## flow/design.v

```verilog
module PE (
    input              clk,
    input              CIM_en,
    input              STDW,  
    input              STDR,  
    input        [5:0] STD_A,  
    input        [3:0] weight_in,  
    input      [255:0] act_in,  
    output reg   [3:0] weight_out,  
    output reg  [13:0] PSUM  
);
reg  [255:0] weight;  
integer i;
always @(posedge clk) begin
    for (i = 0; i < 64; i = i+1) begin
        if (STDW && STD_A == i) begin  
            weight[4*i+3 -: 4] <= weight_in;
        end
    end
end
always@(*) begin
    weight_out = 4'b0;
    PSUM = 14'b0;
    if (STDW) begin  
    end
    else if (STDR) begin  
        weight_out = weight[4*STD_A+3 -: 4];
    end
    else begin  
        if (CIM_en) begin
            for (i = 0; i < 64; i = i+1) begin
                PSUM = PSUM + weight[4*i+3 -: 4] * act_in[4*i+3 -: 4];  
            end
        end
    end
end
endmodule
```

## flow/run.sh

```bash
#!/bin/bash
# the make line also repeats each setting of config.mk as NAME=value (left out here)
make -C /OpenROAD-flow-scripts/flow DESIGN_CONFIG=/design/flow/config.mk WORK_HOME=/design/flow/orfs CLKGATE_MAP_FILE= finish
```

## flow/config.mk

```make
export PLATFORM = sky130hd
export DESIGN_NAME = PE
export DESIGN_NICKNAME = PE
export VERILOG_FILES = /design/flow/design.v
export SDC_FILE = /design/flow/constraint.sdc
export NUM_CORES = 4
export LEC_CHECK = 0
export CAP_MARGIN = 20
export CELL_PAD_IN_SITES_GLOBAL_PLACEMENT = 3
export CORE_MARGIN = 7
export CORE_UTILIZATION = 72
export GPL_ROUTABILITY_DRIVEN = 1
export GPL_TIMING_DRIVEN = 0
export MAX_ROUTING_LAYER = met4
export PLACE_DENSITY_LB_ADDON = 0.04
export SLEW_MARGIN = 20
```

## flow/constraint.sdc

```tcl
create_clock -name core_clock -period 16.4 [get_ports {clk}]
set_input_delay 3.2800 -clock core_clock [delete_from_list [all_inputs] [get_ports {clk}]]
set_output_delay 3.2800 -clock core_clock [all_outputs]
set_load 0.01 [all_outputs]
```

==> impl_metrics.yaml, run 1 <==
# flow metrics
logic_synthesis:
  ys.flop_type: "edfxtp_1"
  ys_sh_simple: 0.136
  ys.flops: 256
  yosysCellCount: 4352
  synthMuxAreaShare: 0.0300
  synth.distinct_cells: 38
  logic_family: "adder cells"
  synthTopCellsByCount: "inv_1, fa_1, and2_1, ha_1, nand2_1"
  yosys.area_share.aoi: 0.0102
  synth_chip_area_um2: 47300
  yosysWarnings: 1
  synthTopCellsByArea: "fa_1, edfxtp_1, ha_1, and2_1, inv_1"
  top_area_cell: "fa_1"
  yosysTopAreaCellShare: 0.424
  synth_area_per_cell_um2: 10.9
  yosysMostFrequentCell: "inv_1"
  adder_share: 0.561
  synth_area_um2: 47300
  netlist_instances: 4352
  xor_share: 0.00111
  ys_seq_share: 0.162
  edf_count: 256
  syn-num-nets: 6142
  synthArstFlopShare: 0
die:
  num_rows: 93
  core_um2: 64700
  die_w_um: 270
  dieArea_um2: 73100
  fp_util: 0.731
  chipHeight_um: 270
outcome:
  error: "[ERROR FLW-0024] Place density exceeds 1.0 (current PLACE_DENSITY_LB_ADDON =  0.04). Please check if the value of  PLACE_DENSITY_LB_ADDON is between 0 and 0.99."
  stop_stage: "global placement without I/O"
  outcome: "stopped before the end"
==> run 2, diff against run 1 <==
CELL_PAD_IN_SITES_GLOBAL_PLACEMENT = default   (was 3)
CORE_MARGIN = 2   (was 7)
CORE_UTILIZATION = 58   (was 72)
GPL_ROUTABILITY_DRIVEN = default   (was 1)
GPL_TIMING_DRIVEN = default   (was 0)
MAX_ROUTING_LAYER = default   (was met4)
PLACE_DENSITY_LB_ADDON = default   (was 0.04)
clock period = 10.3 ns   (was 16.4 ns; I/O delays follow)
==> run 2 against run 1 <==
The layout now fails its checks (setup timing). Die area grew 15%. Synthesized cell count is the same. Area after synthesis is the same.
==> impl_metrics.yaml, run 2 <==
# physical design summary
outcome:
  outcome: "complete, but fails checks"
  check-failures: "setup timing"
worst_hold_path:
  hp-start: "weight_in[3]"
  min_path_cells: 1
  whs_endpoint: "weight[175]$_DFFE_PP_"
  worstHoldPathType: "in2reg"
logic_synthesis:
  synthArstFlopShare: 0
  yosysTopAreaCellShare: 0.424
  synth.distinct_cells: 38
  ys.flop_type: "edfxtp_1"
  top_area_cell: "fa_1"
  edf_count: 256
  netlist_instances: 4352
  synth_chip_area_um2: 47300
  logic_family: "adder cells"
  synthTopCellsByArea: "fa_1, edfxtp_1, ha_1, and2_1, inv_1"
  ys_sh_simple: 0.136
  synth_area_per_cell_um2: 10.9
  synthTopCellsByCount: "inv_1, fa_1, and2_1, ha_1, nand2_1"
  yosysCellCount: 4352
  ys_seq_share: 0.162
  yosysMostFrequentCell: "inv_1"
  yosys.area_share.aoi: 0.0102
  adder_share: 0.561
  xor_share: 0.00111
  ys.flops: 256
  yosysWarnings: 1
  synth_area_um2: 47300
  syn-num-nets: 6142
  synthMuxAreaShare: 0.0300
drt:
  first_iter_violations: 2134
  viasPerCell: 5.26
  vias: 32800
  drt-pass1-iter-count: 5
  drc: 0
  wl_per_cell_um: 22.6
  wl_mm: 141
  final_antenna_net_count: 0
timing:
  finalCritPeriodShare: 1.28
  setup_ws_ns: -2.89
  setup_violations: 12
  hold_viol: 0
  finalSetupTns_ns: -29.32
  maxSlewHeadroom: 0.255
  final_max_slew_viol_count: 0
  rsz0062_at_grt: "true"
  worst-slew-pin-transition_ns: 1.11
  period_minus_slack_ns: 13.19
  fmax_mhz: 75.8
die:
  num_rows: 104
  dieArea_um2: 83900
  die_w_um: 290
  core_um2: 80700
  chipHeight_um: 290
  pin_count: 288
  fp_util: 0.587
global_route:
  grt.overflow.total: 0
  grtUsageTotal: 0.355
  grt_pass1_wl_mm: 215
  grt_pass1_vias: 36300
  grt_max_degree: 48
  antenna_found_initial: 19
place:
  gp_congestion: 1.02
  place_hpwl_mm: 123
  io_buffers: 287
setup_path:
  crit_path_top_delay_cell: "fa_2"
  start_kind: "input port"
  path_buffers: 9
  worstSetupPathType: "in2out"
  worstPathMaxFanout: 3
  arrival_ns: 11.13
  end_kind: "primary output"
  critPathRequiredTime_ns: 8.24
  cp_slowest_stage_delay_ns: 0.60
  cpMostUsedCell: "fa_1"
  path_depth: 30
  cp-endpoint: "PSUM[11]"
  cpLargestDelayFamily: "adder cells"
  startpoint: "act_in[74]"
job:
  max_cap_violations: 0
  warnings: 37
clock_network:
  clk_path_buf_depth: 3
  htreeDepth: 2
  cts_root_buf: "clkbuf_16"
  cts_tree: "done"
  cts_hold_buffers: 0
  path_clk_slew_ns: 0.05
  numCtsBuffers: 35
  cts.sinks: 256
finish:
  nNetsFinal: 6938
  syn_to_final_growth_pct: 19.7
  fill_cells: 6316
## run 2: layer usage
metal	vias up	GRT usage	share of wire	wire length, um
met5	-	0	0.00086	122
met4	18	0.130	0.043	6060
met3	246	0.0634	0.073	10300
met2	1159	0.577	0.47	67000
met1	16800	0.482	0.41	57900
li1	14600	-	-	-
## run 2: what timing repair did
item | in CTS | in global routing
setup endpoints to repair | 13 | 13
buffers inserted | 5 | 4
pin swaps | 265 | 190
cloned | 0 | 0
resized | 608 | 258
## run 2: final cells by class
type / count / area (um^2) / area share
diodes: 10 / 25.0 / 0.000442
clock buffers: 36 / 880 / 0.0155
clock inverters: 24 / 245 / 0.00433
inverters: 1196 / 4490 / 0.0793
multi-input cells: 2867 / 35700 / 0.631
flip-flops and latches: 256 / 7690 / 0.136
well taps: 1060 / 1330 / 0.0234
repair buffers: 792 / 6270 / 0.111
## run 2: through the flow
stage / hold WS (ns) / cell area (um^2) / setup slack, ns / cells / utilization
after floorplan: 2.16 / 47400 / -2.06 / 4352 / -
after global placement: 2.53 / 55100 / -3.71 / 6169 / 0.683
after detailed placement: 2.53 / 55100 / -3.68 / 6169 / 0.683
after CTS: 1.93 / 56400 / -3.02 / 6229 / 0.699
after global routing: 1.95 / 56600 / -3.06 / 6235 / 0.702
final: 1.95 / 56600 / -2.89 / 6241 / 0.702
==> run 3, diff against run 2 <==
CORE_ASPECT_RATIO = 0.59   (was default)
CORE_UTILIZATION = 33   (was 58)
MAX_ROUTING_LAYER = met4   (was default)
MIN_ROUTING_LAYER = met1   (was default)
PLACE_DENSITY_LB_ADDON = 0.08   (was default)
TNS_END_PERCENT = 5   (was default)
clock period = 13.8 ns   (was 10.3 ns; I/O delays follow)
==> run 3 against run 2 <==
Still fails the layout checks on setup timing. Non-clock buffer count fell by 258. Largest cell class unchanged. Area after synthesis did not move.
==> impl_metrics.yaml, run 3 <==
# physical design summary
job:
  warnings: 34
  max_cap_violations: 0
logic_synthesis:
  syn-num-nets: 6142
  synthArstFlopShare: 0
  synth_area_per_cell_um2: 10.9
  xor_share: 0.00111
  yosysTopAreaCellShare: 0.424
  synthTopCellsByArea: "fa_1, edfxtp_1, ha_1, and2_1, inv_1"
  yosysCellCount: 4352
  synthTopCellsByCount: "inv_1, fa_1, and2_1, ha_1, nand2_1"
  yosysWarnings: 1
  ys.flop_type: "edfxtp_1"
  synth.distinct_cells: 38
  netlist_instances: 4352
  logic_family: "adder cells"
  adder_share: 0.561
  synthMuxAreaShare: 0.0300
  synth_area_um2: 47300
  ys.flops: 256
  ys_seq_share: 0.162
  ys_sh_simple: 0.136
  edf_count: 256
  synth_chip_area_um2: 47300
  yosys.area_share.aoi: 0.0102
  top_area_cell: "fa_1"
  yosysMostFrequentCell: "inv_1"
timing:
  finalCritPeriodShare: 1.09
  hold_viol: 0
  worst-slew-pin-transition_ns: 1.11
  fmax_mhz: 66.3
  period_minus_slack_ns: 15.07
  finalSetupTns_ns: -9.00
  final_max_slew_viol_count: 0
  setup_violations: 11
  rsz0062_at_grt: "true"
  hold_slack_ns: 2.69
  maxSlewHeadroom: 0.261
  setup_ws_ns: -1.27
setup_path:
  path_buffers: 6
  worstSetupPathType: "in2out"
  crit_path_top_delay_cell: "fa_2"
  cpMostUsedCell: "fa_1"
  worstPathMaxFanout: 3
  critPathRequiredTime_ns: 11.04
  startpoint: "act_in[17]"
  cpLargestDelayFamily: "adder cells"
  path_depth: 26
  start_kind: "input port"
  cp_slowest_stage_delay_ns: 0.65
  end_kind: "primary output"
  arrival_ns: 12.31
  cp-endpoint: "PSUM[11]"
drt:
  wl_met3_mm: 10.3
  routed.top_layer: "met4"
  drc: 0
  drt-pass1-iter-count: 6
  wl_mm: 166
  viasPerCell: 4.58
  first_iter_violations: 2362
  dr_wl_met2_mm: 63.7
  wl_per_cell_um: 24.3
  wl_met1_mm: 90.1
  final_antenna_net_count: 0
  vias: 31200
clock_network:
  htreeDepth: 1
  cts_hold_buffers: 0
  cts_root_buf: "clkbuf_16"
  clk_path_buf_depth: 3
  numCtsBuffers: 30
  cts.sinks: 256
  path_clk_slew_ns: 0.06
  cts_tree: "done"
outcome:
  outcome: "complete, but fails checks"
  check-failures: "setup timing"
finish:
  final_util: 0.391
  stdcell_count: 6812
  syn_to_final_growth_pct: 17.3
  nNetsFinal: 6675
global_route:
  grt_pass1_wl_mm: 244
  grt_max_degree: 65
  antenna_found_initial: 17
  grt_pass1_vias: 33900
  grt.overflow.total: 0
  grtUsageTotal: 0.240
die:
  dieArea_um2: 147000
  chipHeight_um: 295
  pin_count: 288
  fp_util: 0.333
  core_um2: 142000
  die_w_um: 497
  num_rows: 106
place:
  io_buffers: 287
  gp_congestion: 0.937
  place_hpwl_mm: 146
  dpl.cell_count: 6740
worst_hold_path:
  min_path_cells: 2
  worstHoldPathType: "in2reg"
  whs_endpoint: "weight[16]$_DFFE_PP_"
  hp-start: "weight_in[0]"
[run 3: layer usage]
| metal | global-route usage | vias up |
|---|---|---|
| li1 | - | 14100 |
| met1 | 0.394 | 16200 |
| met2 | 0.310 | 832 |
| met3 | 0.0403 | 72 |
| met4 | 0.0214 | 0 |
| met5 | - | - |
[run 3: area by class of cell]
type	count	area, um^2
tap	1890	2360
antenna	13	32.5
sequential	256	7690
multi-input combinational	2867	35100
timing repair buffer	534	4790
clock inverter	21	256
fill	14100	86500
inverter	1196	4490
clock buffer	35	791
[run 3: stage by stage]
step                      instance area (um^2)  setup WS (ns)
after floorplan                          47300        0.00328
after global placement                   54200          -1.85
after detailed placement                 54200          -1.79
after CTS                                55300          -1.26
after global routing                     55500          -1.52
final                                    55500          -1.27
[run 3: what timing repair did]
action	CTS	global route
pin swaps	33	57
setup endpoints to repair	12	12
setup buffers	1	1
gates resized	67	82
cloned	0	0
==> run 4, diff against run 3 <==
ABC_AREA = 1   (was default)
CORE_ASPECT_RATIO = default   (was 0.59)
CORE_UTILIZATION = 68   (was 33)
MAX_ROUTING_LAYER = default   (was met4)
MIN_ROUTING_LAYER = default   (was met1)
PLACE_DENSITY = 0.37   (was default)
PLACE_DENSITY_LB_ADDON = default   (was 0.08)
TNS_END_PERCENT = default   (was 5)
clock period = 11.8 ns   (was 13.8 ns; I/O delays follow)
==> run 4 against run 3 <==
Wire length is 9.2% lower. Design area is 3.3% higher. Hold slack worse by 0.56 ns. Area after synthesis up 3.3%. Non-clock buffer count is 211 higher. Synthesized cell count increased by 30%. Critical endpoint is now PSUM[13]. The layout still fails its checks (setup timing). Global-route usage is 18 points higher. Utilization increased by 41 points.
==> impl_metrics.yaml, run 4 <==
# physical design summary
setup_path:
  worstPathMaxFanout: 3
  startpoint: "act_in[125]"
  cpMostUsedCell: "fa_1"
  cpLargestDelayFamily: "adder cells"
  critPathRequiredTime_ns: 9.44
  cp_slowest_stage_delay_ns: 0.64
  end_kind: "primary output"
  path_depth: 31
  worstSetupPathType: "in2out"
  crit_path_top_delay_cell: "fa_2"
  cp-endpoint: "PSUM[13]"
  path_buffers: 9
  start_kind: "input port"
  arrival_ns: 11.20
job:
  warnings: 37
  max_cap_violations: 0
logic_synthesis:
  synth_chip_area_um2: 48900
  edf_count: 256
  syn-num-nets: 7429
  yosysTopAreaCellShare: 0.410
  logic_family: "adder cells"
  synthTopCellsByCount: "inv_1, nand2_1, fa_1, ha_1, edfxtp_1"
  synthMuxAreaShare: 0
  yosysMostFrequentCell: "inv_1"
  ys.flop_type: "edfxtp_1"
  ys.flops: 256
  synth_area_per_cell_um2: 8.67
  xor_share: 0.000179
  netlist_instances: 5639
  yosysCellCount: 5639
  synth_area_um2: 48900
  ys_sh_simple: 0.140
  yosysWarnings: 1
  yosys.area_share.aoi: 0.00461
  synthArstFlopShare: 0
  ys_seq_share: 0.157
  synth.distinct_cells: 21
  top_area_cell: "fa_1"
  adder_share: 0.543
  synthTopCellsByArea: "fa_1, edfxtp_1, inv_1, ha_1, nand2_1"
timing:
  period_minus_slack_ns: 13.56
  hold_viol: 0
  setup_ws_ns: -1.76
  hold_slack_ns: 2.14
  rsz0062_at_grt: "true"
  worst-slew-pin-transition_ns: 1.19
  setup_violations: 12
  final_max_slew_viol_count: 0
  finalCritPeriodShare: 1.15
  fmax_mhz: 73.7
  maxSlewHeadroom: 0.208
place:
  io_buffers: 287
  gp_congestion: 1.01
  place_hpwl_mm: 127
die:
  pin_count: 288
  chipHeight_um: 272
  core_um2: 71400
  fp_util: 0.685
  die_w_um: 272
  dieArea_um2: 74000
  num_rows: 98
drt:
  viasPerCell: 5.30
  final_antenna_net_count: 0
  drc: 0
  wl_mm: 150
  wl_per_cell_um: 20.5
  vias: 39000
  drt-pass1-iter-count: 8
  first_iter_violations: 3947
global_route:
  grt_pass1_wl_mm: 232
  grtUsageTotal: 0.425
  grt.overflow.total: 0
  grt_max_degree: 83
  antenna_found_initial: 23
  grt_pass1_vias: 41500
worst_hold_path:
  min_path_cells: 1
  whs_endpoint: "weight[8]$_DFFE_PP_"
  hp-start: "weight_in[0]"
  worstHoldPathType: "in2reg"
clock_network:
  path_clk_slew_ns: 0.07
  cts.sinks: 256
  htreeDepth: 1
  cts_tree: "done"
  cts_root_buf: "clkbuf_16"
  clk_path_buf_depth: 3
  numCtsBuffers: 31
finish:
  flop_area_um2: 7690
  mi_logic_area_um2: 34200
  nNetsFinal: 8155
  syn_to_final_growth_pct: 17.4
  fill_cells: 4827
outcome:
  check-failures: "setup timing"
  outcome: "complete, but fails checks"
[run 4: layout make-up]
type / instances / share of cell area
multi-input cells: 3381 / 0.596
flip-flops and latches: 256 / 0.134
inverters: 1950 / 0.128
repair buffers: 745 / 0.104
well taps: 950 / 0.0207
clock buffers: 32 / 0.0136
clock inverters: 24 / 0.00412
diodes: 12 / 0.000524
[run 4: through the flow]
| step | std cells | util | cell area, um^2 | setup TNS [ns] | worst slack (ns) |
|---|---|---|---|---|---|
| 2_1_floorplan | 5639 | - | 49000 | -6.02 | -0.816 |
| 3_3_place_gp | 7278 | 0.787 | 56200 | -25.04 | -2.46 |
| 3_5_place_dp | 7278 | 0.787 | 56200 | -25.57 | -2.48 |
| 4_1_cts | 7336 | 0.802 | 57200 | -17.81 | -1.76 |
| 5_1_grt | 7343 | 0.803 | 57300 | -20.25 | -1.95 |
| 6_report | 7350 | 0.804 | 57400 | -18.10 | -1.76 |
[run 4: routing by layer]
layer / share of wire / vias up / wire (um) / track usage
li1: - / 17300 / - / -
met3: 0.12 / 485 / 18300 / 0.111
met5: 0.0013 / - / 195 / 0
met4: 0.063 / 24 / 9430 / 0.218
met1: 0.37 / 19000 / 55500 / 0.567
met2: 0.45 / 2217 / 67000 / 0.649
[run 4: repair_timing]
action | CTS | global route
pin swaps | 283 | 117
gates resized | 588 | 106
setup endpoints to repair | 12 | 12
hold buffers | 0 | 0
buffers inserted | 4 | 3
==> run 5, diff against run 4 <==
ABC_AREA = default   (was 1)
CELL_PAD_IN_SITES_GLOBAL_PLACEMENT = 0   (was default)
CORE_ASPECT_RATIO = 1.57   (was default)
CORE_UTILIZATION = 72   (was 68)
CTS_CLUSTER_SIZE = 50   (was default)
GPL_ROUTABILITY_DRIVEN = 1   (was default)
MAX_ROUTING_LAYER = met4   (was default)
PLACE_DENSITY = default   (was 0.37)
PLACE_DENSITY_LB_ADDON = 0.21   (was default)
SETUP_SLACK_MARGIN = -2.0   (was default)
SLEW_MARGIN = 0   (was 20)
clock period = 16.2 ns   (was 11.8 ns; I/O delays follow)
==> run 5 against run 4 <==
The layout still fails its checks (setup timing). Die area decreased by 8.4%. Sequential share of layout area up 0.92 points. Non-clock buffer count decreased by 241. Design area is 6.4% lower. Via count is 14% lower. Synthesized cell count fell by 23%. Critical path type unchanged. Highest routed layer is now met4.
==> impl_metrics.yaml, run 5 <==
# physical design summary
outcome:
  outcome: "complete, but fails checks"
  check-failures: "setup timing"
logic_synthesis:
  yosysMostFrequentCell: "inv_1"
  yosysCellCount: 4352
  ys.flop_type: "edfxtp_1"
  synth_area_um2: 47300
  ys.flops: 256
  yosysWarnings: 1
  xor_share: 0.00111
  synth_area_per_cell_um2: 10.9
  synth_chip_area_um2: 47300
  synthTopCellsByCount: "inv_1, fa_1, and2_1, ha_1, nand2_1"
  ys_seq_share: 0.162
  synthTopCellsByArea: "fa_1, edfxtp_1, ha_1, and2_1, inv_1"
  synthMuxAreaShare: 0.0300
  yosys.area_share.aoi: 0.0102
  edf_count: 256
  synthArstFlopShare: 0
  netlist_instances: 4352
  yosysTopAreaCellShare: 0.424
  top_area_cell: "fa_1"
  logic_family: "adder cells"
  synth.distinct_cells: 38
  ys_sh_simple: 0.136
  adder_share: 0.561
  syn-num-nets: 6142
die:
  fp_util: 0.728
  die_w_um: 209
  chipHeight_um: 325
  pin_count: 288
  num_rows: 117
  core_um2: 65000
  dieArea_um2: 67800
clock_network:
  numCtsBuffers: 28
  post_cts_buffers: 0
  cts_hold_buffers: 0
  cts_tree: "done"
  clk_path_buf_depth: 3
  htreeDepth: 1
  cts.sinks: 256
  cts_root_buf: "clkbuf_16"
  path_clk_slew_ns: 0.07
  cts_resized: 0
finish:
  mi_logic_area_um2: 34900
  nNetsFinal: 6643
  flop_area_um2: 7690
  stdcell_count: 5723
  fill_cells: 3859
  syn_to_final_growth_pct: 13.4
setup_path:
  path_buffers: 9
  cp-endpoint: "PSUM[13]"
  arrival_ns: 13.55
  critPathRequiredTime_ns: 12.96
  start_kind: "input port"
  startpoint: "act_in[183]"
  path_depth: 30
  cpMostUsedCell: "fa_1"
  cpLargestDelayFamily: "adder cells"
  cp_slowest_stage_delay_ns: 0.60
  end_kind: "primary output"
  crit_path_top_delay_cell: "clkdlybuf4s50_1"
  worstSetupPathType: "in2out"
  worstPathMaxFanout: 3
global_route:
  grtUsageTotal: 0.457
  grt_pass1_wl_mm: 218
  grt.overflow.total: 0
  antenna_found_initial: 18
  grt_pass1_vias: 38600
  grt_max_degree: 65
place:
  place_hpwl_mm: 121
  gp_congestion: 1.05
  dpl.cell_count: 5655
  io_buffers: 287
job:
  warnings: 33
  max_cap_violations: 0
timing:
  finalCritPeriodShare: 1.04
  hold_viol: 0
  hold_slack_ns: 3.32
  worst-slew-pin-transition_ns: 1.20
  period_minus_slack_ns: 16.79
  setup_violations: 8
  setup_ws_ns: -0.591
  final_max_slew_viol_count: 0
  fmax_mhz: 59.6
  maxSlewHeadroom: 0.202
drt:
  viasPerCell: 5.83
  routed.top_layer: "met4"
  wl_mm: 143
  first_iter_violations: 2437
  drc: 0
  dr_wl_met2_mm: 70.8
  wl_per_cell_um: 24.9
  drt-pass1-iter-count: 5
  wl_met1_mm: 44.1
  vias: 33400
  final_antenna_net_count: 0
  wl_met3_mm: 10.7
worst_hold_path:
  hp-start: "weight_in[3]"
  whs_endpoint: "weight[167]$_DFFE_PP_"
  min_path_cells: 1
  worstHoldPathType: "in2reg"
==> run 5: area by class of cell <==
class                      instances  area share
tap                              833      0.0194
clock buffer                      32      0.0137
clock inverter                    17     0.00480
multi-input combinational       2867       0.651
sequential                       256       0.143
antenna                           18    0.000839
inverter                        1196      0.0836
timing repair buffer             504      0.0835
==> run 5: layer usage <==
layer	GRT usage	vias to the layer above
li1	-	14000
met1	0.475	16700
met2	0.755	1898
met3	0.0663	742
met4	0.410	0
met5	-	-
==> run 5: stage by stage <==
step	worst slack (ns)	TNS, ns	utilization	instance area (um^2)
CTS	-0.582	-2.63	0.825	53600
detailed placement	-0.584	-2.59	0.810	52600
floorplan	1.08	0	-	47300
global placement	-0.401	-1.39	0.810	52600
global route	-0.932	-5.16	0.826	53700
finish	-0.591	-2.72	0.826	53700
==> run 6, diff against run 5 <==
CAP_MARGIN = 0   (was 20)
CORE_ASPECT_RATIO = 0.64   (was 1.57)
CTS_CLUSTER_SIZE = default   (was 50)
HOLD_SLACK_MARGIN = -0.08   (was default)
PLACE_DENSITY = 0.64   (was default)
PLACE_DENSITY_LB_ADDON = default   (was 0.21)
SETUP_SLACK_MARGIN = default   (was -2.0)
SLEW_MARGIN = 20   (was 0)
TNS_END_PERCENT = 40   (was default)
clock period = 12.8 ns   (was 16.2 ns; I/O delays follow)
==> run 6 against run 5 <==
Wire length shrank 1.2%. Via count grew 0.25%. Largest cell class unchanged. Non-clock buffer count increased by 8. Area after synthesis stayed put. Hold slack lost 1.1 ns. Cell count up 1.2%. The layout still fails its checks (setup timing). Critical endpoint unchanged. Critical path depth up 2. Critical path type unchanged.
==> impl_metrics.yaml, run 6 <==
# physical design summary
outcome:
  outcome: "complete, but fails checks"
  check-failures: "setup timing"
logic_synthesis:
  ys.flops: 256
  synth.distinct_cells: 38
  xor_share: 0.00111
  yosys.area_share.aoi: 0.0102
  ys_seq_share: 0.162
  ys.flop_type: "edfxtp_1"
  syn-num-nets: 6142
  logic_family: "adder cells"
  top_area_cell: "fa_1"
  yosysMostFrequentCell: "inv_1"
  netlist_instances: 4352
  adder_share: 0.561
  ys_sh_simple: 0.136
  synthTopCellsByCount: "inv_1, fa_1, and2_1, ha_1, nand2_1"
  yosysWarnings: 1
  yosysTopAreaCellShare: 0.424
  yosysCellCount: 4352
  synth_chip_area_um2: 47300
  synthArstFlopShare: 0
  synthTopCellsByArea: "fa_1, edfxtp_1, ha_1, and2_1, inv_1"
  synth_area_um2: 47300
  synth_area_per_cell_um2: 10.9
  synthMuxAreaShare: 0.0300
  edf_count: 256
place:
  dp_slack_ns: -2.22
  io_buffers: 287
  gp_congestion: 1.06
  place_hpwl_mm: 118
finish:
  nNetsFinal: 6653
  mi_logic_area_um2: 35500
  fill_cells: 3787
  flop_area_um2: 7690
  syn_to_final_growth_pct: 14.3
timing:
  final_max_slew_viol_count: 0
  finalSetupTns_ns: -13.13
  finalCritPeriodShare: 1.12
  setup_ws_ns: -1.55
  setup_violations: 11
  rsz0062_at_grt: "true"
  hold_viol: 0
  period_minus_slack_ns: 14.35
  maxSlewHeadroom: 0.256
  worst-slew-pin-transition_ns: 1.12
  fmax_mhz: 69.7
worst_hold_path:
  hp-start: "weight_in[2]"
  min_path_cells: 1
  whs_endpoint: "weight[22]$_DFFE_PP_"
  worstHoldPathType: "in2reg"
clock_network:
  htreeDepth: 1
  cts_root_buf: "clkbuf_16"
  path_clk_slew_ns: 0.06
  cts.sinks: 256
  cts_tree: "done"
  clk_path_buf_depth: 3
  numCtsBuffers: 30
  cts_hold_buffers: 0
drt:
  final_antenna_net_count: 0
  wl_per_cell_um: 24.3
  vias: 33400
  viasPerCell: 5.77
  wl_mm: 141
  first_iter_violations: 3810
  drt-pass1-iter-count: 7
  drc: 0
global_route:
  antenna_found_initial: 16
  grtUsageTotal: 0.446
  grt_pass1_vias: 35800
  grt.overflow.total: 0
  grt_pass1_wl_mm: 214
  grt_max_degree: 65
die:
  pin_count: 288
  chipHeight_um: 209
  dieArea_um2: 67800
  die_w_um: 324
  num_rows: 75
  core_um2: 65200
  fp_util: 0.726
setup_path:
  start_kind: "input port"
  crit_path_top_delay_cell: "fa_1"
  worstPathMaxFanout: 3
  arrival_ns: 11.79
  path_depth: 32
  cpLargestDelayFamily: "adder cells"
  path_buffers: 11
  cpMostUsedCell: "fa_1"
  end_kind: "primary output"
  cp_slowest_stage_delay_ns: 0.57
  startpoint: "act_in[248]"
  cp-endpoint: "PSUM[13]"
  worstSetupPathType: "in2out"
  critPathRequiredTime_ns: 10.24
job:
  warnings: 37
  max_cap_violations: 0
==> run 6: final cells by class <==
class / count / area share
multi-input combinational: 2867 / 0.656
sequential: 256 / 0.142
inverter: 1196 / 0.0830
timing repair buffer: 512 / 0.0785
tap: 885 / 0.0205
clock buffer: 33 / 0.0145
clock inverter: 22 / 0.00423
antenna: 22 / 0.00102
==> run 6: stage by stage <==
step / cell area (um^2) / utilization / instances / hold WS (ns)
CTS: 53800 / 0.825 / 5766 / 2.20
finish: 54100 / 0.829 / 5793 / 2.21
global route: 54100 / 0.829 / 5789 / 2.22
detailed placement: 52700 / 0.809 / 5707 / 2.81
floorplan: 47400 / - / 4352 / 2.66
global placement: 52700 / 0.809 / 5707 / 2.80
==> run 6: metal layers <==
metal / track usage / up-vias / routed length [um] / share of wire
met1: 0.630 / 16800 / 54800 / 0.39
li1: - / 14100 / - / -
met4: 0.123 / 0 / 5070 / 0.036
met5: - / - / 0 / 0
met3: 0.170 / 309 / 22400 / 0.16
met2: 0.606 / 2296 / 58900 / 0.42
==> run 6: repair_timing <==
| item | 4_1_cts | 5_1_grt |
|---|---|---|
| setup buffers | 4 | 6 |
| endpoints found under the setup margin | 12 | 12 |
| gates resized | 535 | 134 |
| pin swaps | 227 | 99 |
==> run 7, diff against run 6 <==
ABC_AREA = 1   (was default)
CAP_MARGIN = 40   (was 0)
CELL_PAD_IN_SITES_GLOBAL_PLACEMENT = 2   (was 0)
CORE_ASPECT_RATIO = 1.8   (was 0.64)
CORE_UTILIZATION = 33   (was 72)
CTS_CLUSTER_DIAMETER = 303   (was default)
GPL_ROUTABILITY_DRIVEN = default   (was 1)
GPL_TIMING_DRIVEN = 0   (was default)
HOLD_SLACK_MARGIN = 0.07   (was -0.08)
MAX_ROUTING_LAYER = default   (was met4)
MIN_ROUTING_LAYER = met2   (was default)
PLACE_DENSITY = default   (was 0.64)
SLEW_MARGIN = 5   (was 20)
TNS_END_PERCENT = 45   (was 40)
clock period = 23.1 ns   (was 12.8 ns; I/O delays follow)
==> run 7 against run 6 <==
The run now finishes clean. Clock-buffer cell count decreased by 4. Design area rose by 2.8%. Area after synthesis rose by 3.3%. Sequential cell count unchanged. Via count up 48%. Global-route usage fell by 3.9 points. Wire length up 43%. Synthesized cell count is 30% higher. First-iteration DRC count grew 150%. Highest routed layer is now met5.
==> impl_metrics.yaml, run 7 <==
# physical design summary
global_route:
  antenna_found_initial: 4
  grt.overflow.total: 0
  grt_max_degree: 52
  grt_pass1_vias: 57900
  grtUsageTotal: 0.407
  grt_pass1_wl_mm: 286
timing:
  rsz0062_at_grt: "false"
  finalSetupTns_ns: 0
  hold_slack_ns: 4.45
  period_minus_slack_ns: 19.94
  hold_viol: 0
  maxSlewHeadroom: 0.354
  fmax_mhz: 50.2
  worst-slew-pin-transition_ns: 0.966
  setup_violations: 0
  final_max_slew_viol_count: 0
  finalCritPeriodShare: 0.863
  setup_ws_ns: 3.16
logic_synthesis:
  synth_area_per_cell_um2: 8.67
  top_area_cell: "fa_1"
  ys_seq_share: 0.157
  ys.flop_type: "edfxtp_1"
  synthTopCellsByArea: "fa_1, edfxtp_1, inv_1, ha_1, nand2_1"
  xor_share: 0.000179
  yosys.area_share.aoi: 0.00461
  synthMuxAreaShare: 0
  logic_family: "adder cells"
  synth_chip_area_um2: 48900
  synthTopCellsByCount: "inv_1, nand2_1, fa_1, ha_1, edfxtp_1"
  synthArstFlopShare: 0
  syn-num-nets: 7429
  netlist_instances: 5639
  adder_share: 0.543
  ys_sh_simple: 0.140
  yosysMostFrequentCell: "inv_1"
  yosysWarnings: 1
  yosysTopAreaCellShare: 0.410
  ys.flops: 256
  edf_count: 256
  synth_area_um2: 48900
  yosysCellCount: 5639
  synth.distinct_cells: 21
finish:
  nNetsFinal: 7769
  stdcell_area_um2: 55600
  final_util: 0.378
  syn_to_final_growth_pct: 13.7
  stdcell_count: 7963
job:
  warnings: 32
  max_cap_violations: 0
setup_path:
  startpoint: "act_in[252]"
  critPathRequiredTime_ns: 18.48
  arrival_ns: 15.32
  start_kind: "input port"
  crit_path_top_delay_cell: "clkdlybuf4s50_1"
  end_kind: "primary output"
  worstSetupPathType: "in2out"
  cpLargestDelayFamily: "adder cells"
  cpMostUsedCell: "fa_1"
  cp_slowest_stage_delay_ns: 0.64
  worstPathMaxFanout: 4
  path_buffers: 11
  path_depth: 34
  cp-endpoint: "PSUM[13]"
die:
  dieArea_um2: 151000
  num_rows: 189
  pin_count: 288
  fp_util: 0.332
  core_um2: 147000
  die_w_um: 291
  chipHeight_um: 520
worst_hold_path:
  whs_endpoint: "weight[227]$_DFFE_PP_"
  worstHoldPathType: "in2reg"
  min_path_cells: 1
  hp-start: "weight_in[3]"
drt:
  drc: 0
  vias: 49600
  final_antenna_net_count: 0
  drt-pass1-iter-count: 7
  wl_mm: 202
  first_iter_violations: 9440
  viasPerCell: 6.23
  wl_per_cell_um: 25.4
clock_network:
  htreeDepth: 1
  post_cts_buffers: 0
  cts_hold_buffers: 0
  cts.sinks: 256
  cts_resized: 0
  clk_path_buf_depth: 3
  numCtsBuffers: 28
  path_clk_slew_ns: 0.06
  cts_root_buf: "clkbuf_16"
  cts_tree: "done"
place:
  place_hpwl_mm: 178
  dp_slack_ns: 3.32
  placed_area_um2: 54400
  dpl.cell_count: 7854
  io_buffers: 287
  gp_congestion: 1.02
outcome:
  outcome: "no timing/DRC/antenna violations"
## run 7: per-layer routing
| layer | routed length, um | share of wire | vias up | GRT usage |
|---|---|---|---|---|
| li1 | - | - | 16500 | - |
| met1 | 0 | 0 | 18500 | - |
| met2 | 118000 | 0.58 | 13300 | 0.591 |
| met3 | 63500 | 0.31 | 1277 | 0.422 |
| met4 | 20400 | 0.10 | 10 | 0.0674 |
| met5 | 340 | 0.0017 | - | 0.0279 |
## run 7: area by class of cell
class | instances | area [um^2]
fillers | 15600 | 91500
inverters | 1950 | 7320
diodes | 52 | 130
well taps | 1910 | 2390
flip-flops and latches | 256 | 7690
plain buffers | 52 | 233
repair buffers | 310 | 3210
clock inverters | 23 | 254
multi-input cells | 3381 | 33600
clock buffers | 29 | 726
==> run 8, diff against run 7 <==
ABC_AREA = default   (was 1)
CAP_MARGIN = 20   (was 40)
CELL_PAD_IN_SITES_GLOBAL_PLACEMENT = default   (was 2)
CORE_ASPECT_RATIO = default   (was 1.8)
CORE_UTILIZATION = 40   (was 33)
CTS_CLUSTER_DIAMETER = default   (was 303)
GPL_TIMING_DRIVEN = default   (was 0)
HOLD_SLACK_MARGIN = default   (was 0.07)
MIN_ROUTING_LAYER = default   (was met2)
SETUP_SLACK_MARGIN = 3.59   (was default)
SLEW_MARGIN = 20   (was 5)
TNS_END_PERCENT = default   (was 45)
clock period = 18.6 ns   (was 23.1 ns; I/O delays follow)
==> run 8 against run 7 <==
Still clean on timing, DRC and antenna. Hold slack got worse by 0.71 ns. Global-route usage fell by 16 points. Critical endpoint unchanged.
==> impl_metrics.yaml, run 8 <==
# physical design summary
logic_synthesis:
  yosysWarnings: 1
  yosysCellCount: 4352
  synth_area_per_cell_um2: 10.9
  synthTopCellsByArea: "fa_1, edfxtp_1, ha_1, and2_1, inv_1"
  yosysMostFrequentCell: "inv_1"
  logic_family: "adder cells"
  yosysTopAreaCellShare: 0.424
  synth_area_um2: 47300
  ys_seq_share: 0.162
  ys_sh_simple: 0.136
  ys.flops: 256
  syn-num-nets: 6142
  synthMuxAreaShare: 0.0300
  netlist_instances: 4352
  ys.flop_type: "edfxtp_1"
  synthArstFlopShare: 0
  adder_share: 0.561
  top_area_cell: "fa_1"
  synth_chip_area_um2: 47300
  edf_count: 256
  yosys.area_share.aoi: 0.0102
  synth.distinct_cells: 38
  xor_share: 0.00111
  synthTopCellsByCount: "inv_1, fa_1, and2_1, ha_1, nand2_1"
setup_path:
  startpoint: "act_in[9]"
  cpMostUsedCell: "fa_2"
  start_kind: "input port"
  end_kind: "primary output"
  path_depth: 28
  critPathRequiredTime_ns: 14.88
  worstPathMaxFanout: 4
  path_buffers: 7
  worstSetupPathType: "in2out"
  crit_path_top_delay_cell: "fa_2"
  arrival_ns: 12.89
  cp_slowest_stage_delay_ns: 0.63
  cpLargestDelayFamily: "adder cells"
  cp-endpoint: "PSUM[13]"
drt:
  wl_per_cell_um: 23.1
  drc: 0
  wl_mm: 144
  vias: 30600
  viasPerCell: 4.90
  drt-pass1-iter-count: 5
  final_antenna_net_count: 0
  first_iter_violations: 2041
timing:
  hold_viol: 0
  finalSetupTns_ns: 0
  period_minus_slack_ns: 16.61
  setup_violations: 0
  maxSlewHeadroom: 0.336
  rsz0062_at_grt: "true"
  final_max_slew_viol_count: 0
  setup_ws_ns: 1.99
  worst-slew-pin-transition_ns: 0.993
  fmax_mhz: 60.2
  finalCritPeriodShare: 0.893
clock_network:
  numCtsBuffers: 34
  cts_root_buf: "clkbuf_16"
  clk_path_buf_depth: 3
  path_clk_slew_ns: 0.06
  cts_hold_buffers: 0
  htreeDepth: 2
  cts_tree: "done"
  cts.sinks: 256
global_route:
  grt_pass1_wl_mm: 217
  grtUsageTotal: 0.247
  grt.overflow.total: 0
  grt_pass1_vias: 34100
  antenna_found_initial: 42
  grt_max_degree: 45
finish:
  syn_to_final_growth_pct: 12.8
  nNetsFinal: 6452
  flop_area_um2: 7690
  final_util: 0.453
  mi_logic_area_um2: 35700
  fill_cells: 11100
worst_hold_path:
  min_path_cells: 1
  hp-start: "weight_in[2]"
  whs_endpoint: "weight[170]$_DFFE_PP_"
  worstHoldPathType: "in2reg"
die:
  die_w_um: 348
  core_um2: 118000
  pin_count: 288
  chipHeight_um: 348
  dieArea_um2: 121000
  fp_util: 0.402
  num_rows: 126
job:
  warnings: 35
  max_cap_violations: 0
place:
  dp_slack_ns: 1.18
  io_buffers: 287
  gp_congestion: 0.949
  place_hpwl_mm: 126
outcome:
  outcome: "no timing/DRC/antenna violations"
run 8: per-layer routing:
metal  vias up  global-route usage  wire length, um
li1      13600                   -                -
met1     15900               0.331            60400
met2       845               0.411            69700
met3       188              0.0479            10200
met4        36              0.0610             3680
met5         -                   0              215
run 8: through the flow:
step	instance area [um^2]	hold WS, ns	instances
global placement	52000	4.34	6150
global route	53400	3.77	6230
CTS	53400	3.73	6221
finish	53400	3.74	6239
floorplan	47400	3.82	4352
detailed placement	52000	4.35	6150
run 8: what timing repair did:
action / 4_1_cts / 5_1_grt
setup buffers: 9 / 3
gates resized: 698 / 286
setup endpoints to repair: 12 / 12
pin swaps: 197 / 172
run 8: cell type report:
type | count | share of cell area
diodes | 15 | 0.000703
clock buffers | 40 | 0.0168
clock inverters | 22 | 0.00562
inverters | 1196 | 0.0841
multi-input cells | 2867 | 0.668
flip-flops and latches | 256 | 0.144
well taps | 1536 | 0.0360
repair buffers | 307 | 0.0445
==> run 9, diff against run 8 <==
CAP_MARGIN = 40   (was 20)
CELL_PAD_IN_SITES_DETAIL_PLACEMENT = 2   (was default)
CORE_MARGIN = 3   (was 2)
CTS_CLUSTER_SIZE = 81   (was default)
GPL_ROUTABILITY_DRIVEN = 0   (was default)
HOLD_SLACK_MARGIN = 0.12   (was default)
PLACE_DENSITY_LB_ADDON = 0.21   (was default)
SETUP_SLACK_MARGIN = 0.66   (was 3.59)
SLEW_MARGIN = 40   (was 20)
clock period = 20.0 ns   (was 18.6 ns; I/O delays follow)
==> run 9 against run 8 <==
Wire length grew 29%. Utilization up 0.18 points. Non-clock buffer count fell by 10. Largest cell class unchanged.
==> impl_metrics.yaml, run 9 <==
# physical design summary
setup_path:
  end_kind: "primary output"
  start_kind: "input port"
  arrival_ns: 14.82
  cpLargestDelayFamily: "adder cells"
  path_depth: 30
  worstPathMaxFanout: 4
  cpMostUsedCell: "fa_1"
  startpoint: "act_in[183]"
  path_buffers: 9
  cp-endpoint: "PSUM[11]"
  worstSetupPathType: "in2out"
  cp_slowest_stage_delay_ns: 0.66
  critPathRequiredTime_ns: 16.00
  crit_path_top_delay_cell: "clkdlybuf4s50_1"
timing:
  worst-slew-pin-transition_ns: 0.935
  fmax_mhz: 53.1
  rsz0062_at_grt: "false"
  setup_violations: 0
  period_minus_slack_ns: 18.82
  hold_viol: 0
  finalSetupTns_ns: 0
  finalCritPeriodShare: 0.941
  hold_slack_ns: 3.91
  maxSlewHeadroom: 0.375
  final_max_slew_viol_count: 0
global_route:
  grtUsageTotal: 0.310
  met1_usage: 0.367
  grt_pass1_vias: 40800
  grt.overflow.total: 0
  grt_max_degree: 49
  grt_pass1_wl_mm: 274
  antenna_found_initial: 36
  use_met2: 0.548
  top_usage_layer: "met2"
  grtUsageMet3: 0.0523
outcome:
  outcome: "no timing/DRC/antenna violations"
finish:
  stdcell_area_um2: 53200
  syn_to_final_growth_pct: 12.4
  stdcell_count: 6226
  flop_area_um2: 7690
  mi_logic_area_um2: 35000
  final_util: 0.455
  nNetsFinal: 6444
  fill_cells: 11900
logic_synthesis:
  ys_sh_simple: 0.136
  synth.distinct_cells: 38
  synthArstFlopShare: 0
  ys.flops: 256
  yosysTopAreaCellShare: 0.424
  edf_count: 256
  syn-num-nets: 6142
  synthTopCellsByCount: "inv_1, fa_1, and2_1, ha_1, nand2_1"
  synth_chip_area_um2: 47300
  yosys.area_share.aoi: 0.0102
  yosysWarnings: 1
  logic_family: "adder cells"
  ys.flop_type: "edfxtp_1"
  netlist_instances: 4352
  synth_area_um2: 47300
  xor_share: 0.00111
  synthTopCellsByArea: "fa_1, edfxtp_1, ha_1, and2_1, inv_1"
  adder_share: 0.561
  synthMuxAreaShare: 0.0300
  top_area_cell: "fa_1"
  ys_seq_share: 0.162
  yosysMostFrequentCell: "inv_1"
  yosysCellCount: 4352
  synth_area_per_cell_um2: 10.9
worst_hold_path:
  min_path_cells: 1
  worstHoldPathType: "in2reg"
  hp-start: "weight_in[3]"
  whs_endpoint: "weight[179]$_DFFE_PP_"
clock_network:
  cts.sinks: 256
  cts_resized: 0
  clk_path_buf_depth: 3
  numCtsBuffers: 36
  post_cts_buffers: 0
  path_clk_slew_ns: 0.05
  cts_tree: "done"
  htreeDepth: 2
  cts_root_buf: "clkbuf_16"
  cts_hold_buffers: 0
die:
  pin_count: 288
  die_w_um: 350
  core_um2: 117000
  num_rows: 125
  chipHeight_um: 350
  dieArea_um2: 122000
  fp_util: 0.405
job:
  max_cap_violations: 0
  warnings: 32
drt:
  wl_per_cell_um: 29.9
  first_iter_violations: 2242
  final_antenna_net_count: 0
  wl_mm: 186
  vias: 33000
  viasPerCell: 5.30
  drc: 0
  drt-pass1-iter-count: 5
place:
  io_buffers: 287
  dpl.cell_count: 6140
  placed_area_um2: 52000
  place_hpwl_mm: 162
==> run 9: per-layer routing <==
layer,wire length (um),part of all wire,vias up
li1,-,-,13600
met4,10200,0.055,24
met3,11000,0.059,420
met1,70200,0.38,17800
met5,160,0.00086,-
met2,94400,0.51,1155
==> run 9: per-stage QoR <==
step / worst slack, ns
after global placement: 1.60
final: 1.18
after floorplan: 3.36
after detailed placement: 1.28
after CTS: 1.25
after global routing: 0.894
==> run 9: final cells by class <==
| cell class | instances | area share |
|---|---|---|
| flip-flops and latches | 256 | 0.145 |
| clock buffers | 43 | 0.0174 |
| multi-input cells | 2867 | 0.657 |
| diodes | 20 | 0.000941 |
| repair buffers | 297 | 0.0553 |
| inverters | 1196 | 0.0844 |
| well taps | 1524 | 0.0359 |
| clock inverters | 23 | 0.00416 |
==> run 10, diff against run 9 <==
CAP_MARGIN = 30   (was 40)
CELL_PAD_IN_SITES_DETAIL_PLACEMENT = default   (was 2)
CELL_PAD_IN_SITES_GLOBAL_PLACEMENT = 0   (was default)
CORE_ASPECT_RATIO = 0.72   (was default)
CORE_MARGIN = 2   (was 3)
CORE_UTILIZATION = 72   (was 40)
CTS_CLUSTER_SIZE = default   (was 81)
GPL_ROUTABILITY_DRIVEN = 1   (was 0)
HOLD_SLACK_MARGIN = default   (was 0.12)
MAX_ROUTING_LAYER = met4   (was default)
PLACE_DENSITY_LB_ADDON = 0.01   (was 0.21)
SETUP_SLACK_MARGIN = default   (was 0.66)
TNS_END_PERCENT = 40   (was default)
clock period = 10.7 ns   (was 20.0 ns; I/O delays follow)
==> run 10 against run 9 <==
The layout now fails its checks (setup timing). Critical path type unchanged. Cell count is 2.8% lower. Sequential share of layout area down 0.75 points. Setup slack worse by 4.1 ns. Die area fell by 45%. Synthesized cell count unchanged.
==> impl_metrics.yaml, run 10 <==
# physical design summary
finish:
  stdcell_count: 6051
  stdcell_area_um2: 56100
  syn_to_final_growth_pct: 18.6
  final_util: 0.865
  nNetsFinal: 6936
timing:
  hold_viol: 0
  maxSlewHeadroom: 0.381
  period_minus_slack_ns: 13.64
  finalCritPeriodShare: 1.27
  worst-slew-pin-transition_ns: 0.929
  rsz0062_at_grt: "true"
  hold_slack_ns: 2.03
  fmax_mhz: 73.3
  setup_violations: 12
  final_max_slew_viol_count: 0
  finalSetupTns_ns: -28.51
  setup_ws_ns: -2.94
logic_synthesis:
  synthArstFlopShare: 0
  ys.flop_type: "edfxtp_1"
  xor_share: 0.00111
  netlist_instances: 4352
  yosysMostFrequentCell: "inv_1"
  logic_family: "adder cells"
  yosys.area_share.aoi: 0.0102
  synth_area_um2: 47300
  synth_area_per_cell_um2: 10.9
  adder_share: 0.561
  yosysWarnings: 1
  synth.distinct_cells: 38
  yosysCellCount: 4352
  synthMuxAreaShare: 0.0300
  synth_chip_area_um2: 47300
  ys_seq_share: 0.162
  syn-num-nets: 6142
  yosysTopAreaCellShare: 0.424
  ys.flops: 256
  top_area_cell: "fa_1"
  synthTopCellsByCount: "inv_1, fa_1, and2_1, ha_1, nand2_1"
  ys_sh_simple: 0.136
  edf_count: 256
  synthTopCellsByArea: "fa_1, edfxtp_1, ha_1, and2_1, inv_1"
die:
  chipHeight_um: 222
  num_rows: 79
  pin_count: 288
  core_um2: 64800
  die_w_um: 306
  fp_util: 0.730
  dieArea_um2: 67800
setup_path:
  cp-endpoint: "PSUM[13]"
  crit_path_top_delay_cell: "fa_1"
  end_kind: "primary output"
  cp_slowest_stage_delay_ns: 0.62
  startpoint: "act_in[11]"
  arrival_ns: 11.50
  cpMostUsedCell: "fa_1"
  start_kind: "input port"
  path_depth: 27
  worstPathMaxFanout: 4
  worstSetupPathType: "in2out"
  path_buffers: 6
  cpLargestDelayFamily: "adder cells"
  critPathRequiredTime_ns: 8.56
drt:
  drc: 0
  first_iter_violations: 4006
  viasPerCell: 5.87
  vias: 35500
  wl_mm: 154
  final_antenna_net_count: 0
  drt-pass1-iter-count: 7
  wl_per_cell_um: 25.4
clock_network:
  cts_tree: "done"
  cts_hold_buffers: 0
  clk_path_buf_depth: 3
  path_clk_slew_ns: 0.07
  htreeDepth: 1
  cts_root_buf: "clkbuf_16"
  numCtsBuffers: 31
  cts.sinks: 256
worst_hold_path:
  whs_endpoint: "weight[7]$_DFFE_PP_"
  worstHoldPathType: "in2reg"
  min_path_cells: 1
  hp-start: "weight_in[3]"
place:
  placed_area_um2: 54900
  io_buffers: 287
  dpl.cell_count: 5959
  gp_congestion: 1.07
  place_hpwl_mm: 126
  dp_slack_ns: -3.47
global_route:
  antenna_found_initial: 26
  grtUsageTotal: 0.486
  grt.overflow.total: 0
  grt_pass1_wl_mm: 234
  grt_pass1_vias: 39500
  grt_max_degree: 65
outcome:
  outcome: "complete, but fails checks"
  check-failures: "setup timing"
job:
  max_cap_violations: 0
  warnings: 35
-- run 10: repair_timing --
item,4_1_cts,5_1_grt
gates resized,458,146
endpoints found under the setup margin,13,13
pin swaps,239,80
buffers inserted,3,1
-- run 10: routing by layer --
metal	part of all wire	GRT usage	vias to the layer above
li1	-	-	14600
met3	0.15	0.167	554
met2	0.43	0.691	2642
met1	0.37	0.649	17700
met4	0.053	0.197	0
met5	0	-	-
-- run 10: cell type report --
| class | instances | area, um^2 |
|---|---|---|
| tap | 850 | 1060 |
| inverter | 1196 | 4490 |
| antenna | 32 | 80.1 |
| clock inverter | 19 | 256 |
| clock buffer | 37 | 798 |
| timing repair buffer | 794 | 6300 |
| multi-input combinational | 2867 | 35400 |
| fill | 3397 | 8740 |
| sequential | 256 | 7690 |
==> run 11, diff against run 10 <==
CELL_PAD_IN_SITES_GLOBAL_PLACEMENT = default   (was 0)
CORE_ASPECT_RATIO = default   (was 0.72)
GPL_ROUTABILITY_DRIVEN = default   (was 1)
PLACE_DENSITY_LB_ADDON = default   (was 0.01)
SLEW_MARGIN = 20   (was 40)
TNS_END_PERCENT = default   (was 40)
clock period = 13.0 ns   (was 10.7 ns; I/O delays follow)
==> run 11 against run 10 <==
Still fails the layout checks on setup timing. Sequential cell count unchanged. Die area about the same. Hold slack improved by 0.51 ns. Cell count is 4.5% lower. Wire length fell by 8.0%. Setup slack better by 1.5 ns. Via count fell by 5.2%. First-iteration DRC count is 17% lower.
==> impl_metrics.yaml, run 11 <==
# physical design summary
setup_path:
  path_buffers: 6
  cp-endpoint: "PSUM[11]"
  end_kind: "primary output"
  startpoint: "act_in[12]"
  arrival_ns: 11.81
  start_kind: "input port"
  cpMostUsedCell: "fa_1"
  critPathRequiredTime_ns: 10.40
  crit_path_top_delay_cell: "fa_2"
  cpLargestDelayFamily: "adder cells"
  cp_slowest_stage_delay_ns: 0.64
  path_depth: 27
  worstPathMaxFanout: 3
  worstSetupPathType: "in2out"
worst_hold_path:
  whs_endpoint: "weight[172]$_DFFE_PP_"
  worstHoldPathType: "in2reg"
  min_path_cells: 2
  hp-start: "weight_in[0]"
die:
  dieArea_um2: 67800
  core_um2: 64700
  num_rows: 93
  pin_count: 288
  chipHeight_um: 260
  fp_util: 0.731
  die_w_um: 260
logic_synthesis:
  synth.distinct_cells: 38
  syn-num-nets: 6142
  synthTopCellsByArea: "fa_1, edfxtp_1, ha_1, and2_1, inv_1"
  edf_count: 256
  synthTopCellsByCount: "inv_1, fa_1, and2_1, ha_1, nand2_1"
  ys.flop_type: "edfxtp_1"
  ys_seq_share: 0.162
  top_area_cell: "fa_1"
  yosys.area_share.aoi: 0.0102
  adder_share: 0.561
  synth_chip_area_um2: 47300
  ys.flops: 256
  netlist_instances: 4352
  synthMuxAreaShare: 0.0300
  synth_area_per_cell_um2: 10.9
  yosysMostFrequentCell: "inv_1"
  yosysWarnings: 1
  yosysCellCount: 4352
  xor_share: 0.00111
  logic_family: "adder cells"
  synth_area_um2: 47300
  yosysTopAreaCellShare: 0.424
  ys_sh_simple: 0.136
  synthArstFlopShare: 0
clock_network:
  cts.sinks: 256
  htreeDepth: 1
  cts_tree: "done"
  clk_path_buf_depth: 3
  cts_root_buf: "clkbuf_16"
  path_clk_slew_ns: 0.06
  numCtsBuffers: 30
finish:
  nNetsFinal: 6669
  syn_to_final_growth_pct: 15.1
  final_util: 0.842
  stdcell_area_um2: 54500
drt:
  vias: 33700
  drt-pass1-iter-count: 5
  first_iter_violations: 3312
  final_antenna_net_count: 0
  wl_mm: 141
  drc: 0
  viasPerCell: 5.83
  wl_per_cell_um: 24.5
global_route:
  grt.overflow.total: 0
  grt_max_degree: 65
  grt_pass1_wl_mm: 215
  antenna_found_initial: 19
  grt_pass1_vias: 37600
  grtUsageTotal: 0.450
job:
  max_cap_violations: 0
  warnings: 37
outcome:
  check-failures: "setup timing"
  outcome: "complete, but fails checks"
timing:
  setup_ws_ns: -1.41
  fmax_mhz: 69.4
  finalSetupTns_ns: -11.03
  rsz0062_at_grt: "true"
  hold_viol: 0
  worst-slew-pin-transition_ns: 1.11
  maxSlewHeadroom: 0.257
  setup_violations: 11
  finalCritPeriodShare: 1.11
  final_max_slew_viol_count: 0
  period_minus_slack_ns: 14.41
place:
  place_hpwl_mm: 116
  io_buffers: 287
  gp_congestion: 1.05
  dp_slack_ns: -2.10
  placed_area_um2: 52800
==> run 11: area by class of cell <==
cell class                 count  area, um^2
sequential                   256        7690
clock buffer                  33         783
clock inverter                23         240
fill                        3678       10200
antenna                       23        57.6
tap                          855        1070
multi-input combinational   2867       35800
inverter                    1196        4490
timing repair buffer         528        4330
==> run 11: through the flow <==
step / hold slack (ns) / std cells
2_1_floorplan: 2.70 / 4352
3_3_place_gp: 3.43 / 5687
3_5_place_dp: 3.42 / 5690
4_1_cts: 2.77 / 5753
5_1_grt: 2.56 / 5776
6_report: 2.54 / 5781
==> run 11: layer usage <==
| layer | vias up | track usage | wire length [um] |
|---|---|---|---|
| met5 | - | - | 0 |
| met2 | 2006 | 0.700 | 66600 |
| met1 | 17000 | 0.549 | 48900 |
| met4 | 0 | 0.268 | 10800 |
| li1 | 14100 | - | - |
| met3 | 568 | 0.0938 | 15200 |
==> run 11: timing repair <==
item,4_1_cts,5_1_grt
setup buffers,8,3
resized,772,129
pin swaps,285,86
setup endpoints to repair,12,12
hold buffers,0,0
==> run 12, diff against run 11 <==
ABC_AREA = 1   (was default)
CAP_MARGIN = 20   (was 30)
CORE_UTILIZATION = 64   (was 72)
CTS_CLUSTER_SIZE = 100   (was default)
MAX_ROUTING_LAYER = default   (was met4)
clock period = 11.4 ns   (was 13.0 ns; I/O delays follow)
==> run 12 against run 11 <==
Still fails the layout checks on setup timing. Wire length grew 7.7%. Synthesized cell count grew 30%. Cell count grew 30%. Global-route usage shrank 4.3 points. Sequential cell count is the same. Utilization shrank 7.0 points. Setup slack lost 0.48 ns. Clock-buffer cell count grew 6. Design area grew 7.5%. Critical endpoint is now PSUM[13]. Largest cell class unchanged.
==> impl_metrics.yaml, run 12 <==
# physical design summary
place:
  place_hpwl_mm: 127
  dpl.cell_count: 7416
  gp_congestion: 0.996
  placed_area_um2: 57000
  io_buffers: 287
die:
  chipHeight_um: 280
  core_um2: 75800
  die_w_um: 280
  fp_util: 0.644
  num_rows: 101
  dieArea_um2: 78600
  pin_count: 288
timing:
  fmax_mhz: 75.2
  worst-slew-pin-transition_ns: 1.20
  finalCritPeriodShare: 1.17
  period_minus_slack_ns: 13.29
  setup_ws_ns: -1.89
  final_max_slew_viol_count: 0
  hold_viol: 0
  setup_violations: 13
  rsz0062_at_grt: "true"
  maxSlewHeadroom: 0.200
finish:
  nNetsFinal: 8269
  fill_cells: 5496
  final_util: 0.772
  stdcell_count: 7495
  syn_to_final_growth_pct: 19.8
  stdcell_area_um2: 58600
setup_path:
  start_kind: "input port"
  worstPathMaxFanout: 4
  critPathRequiredTime_ns: 9.12
  path_depth: 30
  crit_path_top_delay_cell: "fa_2"
  cp-endpoint: "PSUM[13]"
  path_buffers: 8
  end_kind: "primary output"
  startpoint: "act_in[36]"
  cpLargestDelayFamily: "adder cells"
  cp_slowest_stage_delay_ns: 0.66
  arrival_ns: 11.01
  worstSetupPathType: "in2out"
  cpMostUsedCell: "fa_1"
logic_synthesis:
  yosysMostFrequentCell: "inv_1"
  ys_seq_share: 0.157
  ys_sh_simple: 0.140
  synth_area_um2: 48900
  yosysTopAreaCellShare: 0.410
  netlist_instances: 5639
  yosys.area_share.aoi: 0.00461
  synthMuxAreaShare: 0
  logic_family: "adder cells"
  synth_area_per_cell_um2: 8.67
  synthTopCellsByCount: "inv_1, nand2_1, fa_1, ha_1, edfxtp_1"
  synthArstFlopShare: 0
  ys.flop_type: "edfxtp_1"
  top_area_cell: "fa_1"
  synth.distinct_cells: 21
  yosysCellCount: 5639
  synth_chip_area_um2: 48900
  ys.flops: 256
  synthTopCellsByArea: "fa_1, edfxtp_1, inv_1, ha_1, nand2_1"
  syn-num-nets: 7429
  edf_count: 256
  yosysWarnings: 1
  adder_share: 0.543
  xor_share: 0.000179
drt:
  viasPerCell: 5.19
  vias: 38900
  wl_mm: 152
  final_antenna_net_count: 0
  first_iter_violations: 3511
  wl_per_cell_um: 20.3
  drc: 0
  drt-pass1-iter-count: 6
outcome:
  outcome: "complete, but fails checks"
  check-failures: "setup timing"
clock_network:
  path_clk_slew_ns: 0.05
  clk_path_buf_depth: 3
  numCtsBuffers: 36
  cts.sinks: 256
  cts_tree: "done"
  cts_root_buf: "clkbuf_16"
  htreeDepth: 2
global_route:
  grtUsageTotal: 0.407
  grt_max_degree: 76
  grt.overflow.total: 0
  grt_pass1_wl_mm: 234
  antenna_found_initial: 21
  grt_pass1_vias: 41100
job:
  warnings: 37
  max_cap_violations: 0
worst_hold_path:
  whs_endpoint: "weight[27]$_DFFE_PP_"
  min_path_cells: 2
  worstHoldPathType: "in2reg"
  hp-start: "weight_in[3]"
run 12: area by class of cell:
| class | count | area (um^2) | share of cell area |
|---|---|---|---|
| Sequential cell | 256 | 7690 | 0.131 |
| Multi-Input combinational cell | 3381 | 34300 | 0.586 |
| Antenna cell | 10 | 25.0 | 0.000427 |
| Clock inverter | 27 | 323 | 0.00551 |
| Tap cell | 978 | 1220 | 0.0209 |
| Clock buffer | 39 | 933 | 0.0159 |
| Timing Repair Buffer | 854 | 6720 | 0.115 |
| Inverter | 1950 | 7330 | 0.125 |
run 12: metrics by stage:
| stage | hold WS (ns) | setup slack (ns) | TNS, ns |
|---|---|---|---|
| after floorplan | 2.38 | -1.06 | -8.66 |
| after global placement | 2.92 | -2.71 | -28.30 |
| after detailed placement | 2.93 | -2.71 | -28.43 |
| after CTS | 2.31 | -1.88 | -19.41 |
| after global routing | 2.31 | -2.09 | -21.95 |
| final | 2.28 | -1.89 | -19.54 |
run 12: what timing repair did:
item | CTS | global route
endpoints found under the hold margin | 0 | 0
buffers inserted | 4 | 3
hold buffers | 0 | 0
gates resized | 605 | 214
pin swaps | 301 | 163
setup endpoints to repair | 12 | 13
run 12: routing by layer:
metal  part of all wire  global-route usage  wire, um  vias to the layer above
met5            0.00077                   0       117                        -
met2               0.44               0.625     67600                     1905
met1               0.39               0.555     59500                    19100
met4              0.053               0.177      8140                       20
met3               0.11               0.102     17000                      380
li1                   -                   -         -                    17500
